// mul
module mul(
    input         mul_clk,
    input         resetn,
    input         mul_signed,
    input  [31:0] x,
    input  [31:0] y,
    input         de_to_ex_valid,
    input         ex_allowin,
    output [63:0] result
);
Size: ~5500 cells after synthesis, ~610 flip-flops, roughly 54000 sq um of cells after synthesis.
==> flow/config.mk <==
export PLATFORM = sky130hd
export DESIGN_NAME = mul
export DESIGN_NICKNAME = mul
export VERILOG_FILES = /design/flow/design.v
export SDC_FILE = /design/flow/constraint.sdc
export NUM_CORES = 4
export LEC_CHECK = 0
export ABC_AREA = 1
export CAP_MARGIN = 40
export CELL_PAD_IN_SITES_DETAIL_PLACEMENT = 1
export CELL_PAD_IN_SITES_GLOBAL_PLACEMENT = 3
export CORE_ASPECT_RATIO = 1.27
export CORE_MARGIN = 6
export CORE_UTILIZATION = 66
export CTS_CLUSTER_DIAMETER = 64
export CTS_CLUSTER_SIZE = 93
export GPL_ROUTABILITY_DRIVEN = 1
export GPL_TIMING_DRIVEN = 0
export HOLD_SLACK_MARGIN = 0.25
export MAX_ROUTING_LAYER = met5
export MIN_ROUTING_LAYER = met2
export PLACE_DENSITY_LB_ADDON = 0.04
export SETUP_SLACK_MARGIN = 1.23
export SLEW_MARGIN = 5
export TNS_END_PERCENT = 65
==> flow/constraint.sdc <==
create_clock -name core_clock -period 7.25 [get_ports {mul_clk}]
set_input_delay 1.4500 -clock core_clock [delete_from_list [all_inputs] [get_ports {mul_clk}]]
set_output_delay 1.4500 -clock core_clock [all_outputs]
set_load 0.01 [all_outputs]
run.sh (not shown) runs the stock make flow with config.mk's settings and CLKGATE_MAP_FILE=.
The starting point failed in global placement without I/O.
Change:
Settings changed: ABC_AREA 1 to not set, CAP_MARGIN 40 to 20, CELL_PAD_IN_SITES_DETAIL_PLACEMENT 1 to not set, CELL_PAD_IN_SITES_GLOBAL_PLACEMENT 3 to not set, CORE_ASPECT_RATIO 1.27 to not set, CORE_MARGIN 6 to 2, CORE_UTILIZATION 66 to 72, CTS_CLUSTER_DIAMETER 64 to not set, CTS_CLUSTER_SIZE 93 to not set, GPL_ROUTABILITY_DRIVEN 1 to not set, GPL_TIMING_DRIVEN 0 to not set, HOLD_SLACK_MARGIN 0.25 to not set, MAX_ROUTING_LAYER met5 to met4, MIN_ROUTING_LAYER met2 to not set, PLACE_DENSITY_LB_ADDON 0.04 to not set, SETUP_SLACK_MARGIN 1.23 to not set, SLEW_MARGIN 5 to 20, TNS_END_PERCENT 65 to not set.
Clock period 7.25 ns to 8.55 ns, I/O delays scaled along.
Effect: The new run finished but failed the layout checks on negative setup slack; die size is lower by roughly a tenth; area after synthesis is higher slightly; synthesized cell count is lower by roughly a tenth.
Change:
Settings changed: HOLD_SLACK_MARGIN set to -0.09, SETUP_SLACK_MARGIN set to -0.4, TNS_END_PERCENT set to 40.
Clock period 8.55 ns to 6.62 ns, I/O delays scaled along.
What happened: The new run reached the layout checks and failed them: negative setup slack. Die size does not change. Synthesized area is unchanged. Global-route usage went up by 0.53 points. Flip-flop count stays the same. Design area goes up by about 0.9%.
Change:
Settings changed: CTS_CLUSTER_DIAMETER set to 100, HOLD_SLACK_MARGIN -0.09 to -0.08, PLACE_DENSITY set to 0.41, SETUP_SLACK_MARGIN -0.4 to not set.
Clock period 6.62 ns to 7.71 ns, I/O delays scaled along.
What happened: The new run produced a layout that fails on negative setup slack; setup slack gets better by 970 ps; count of clock-buffer cells in the layout came out lower by 8; final area hardly moves; synthesized area stays the same; wire length came out lower by 2.6%; final cell count is about the same; worst hold slack gets better by 370 ps; die size is unchanged; non-clock buffer count came out lower by 7.
Change:
Settings changed: CORE_UTILIZATION 72 to 65, CTS_CLUSTER_DIAMETER 100 to not set, HOLD_SLACK_MARGIN -0.08 to not set, PLACE_DENSITY 0.41 to not set, TNS_END_PERCENT 40 to not set.
Clock period 7.71 ns to 9.74 ns, I/O delays scaled along.
=> The new run ran to the end with no violations. Routed wire length came out lower by 3.0%. Flip-flop count is unchanged. Hold slack improved by 390 ps. Die size grows by 11%. Global-route usage goes down by 5.2 points.
Change:
Settings changed: CORE_UTILIZATION 65 to 72, CTS_CLUSTER_DIAMETER set to 30, HOLD_SLACK_MARGIN set to -0.08, PLACE_DENSITY set to 0.41, SETUP_SLACK_MARGIN set to 1.9, TNS_END_PERCENT set to 40.
Clock period 9.74 ns to 6.51 ns, I/O delays scaled along.
This time the run ran to the end with violations: negative setup slack; cell area grows by 7.6%; setup slack gets worse by 2500 ps; via count climbs by 9.5%; utilization increases by 14 points; sequential cell count stays the same; area after synthesis is unchanged; routed wire length goes up by 7.8%; clock-buffer cell count rose by 48; global-route usage rises by 7.3 points.
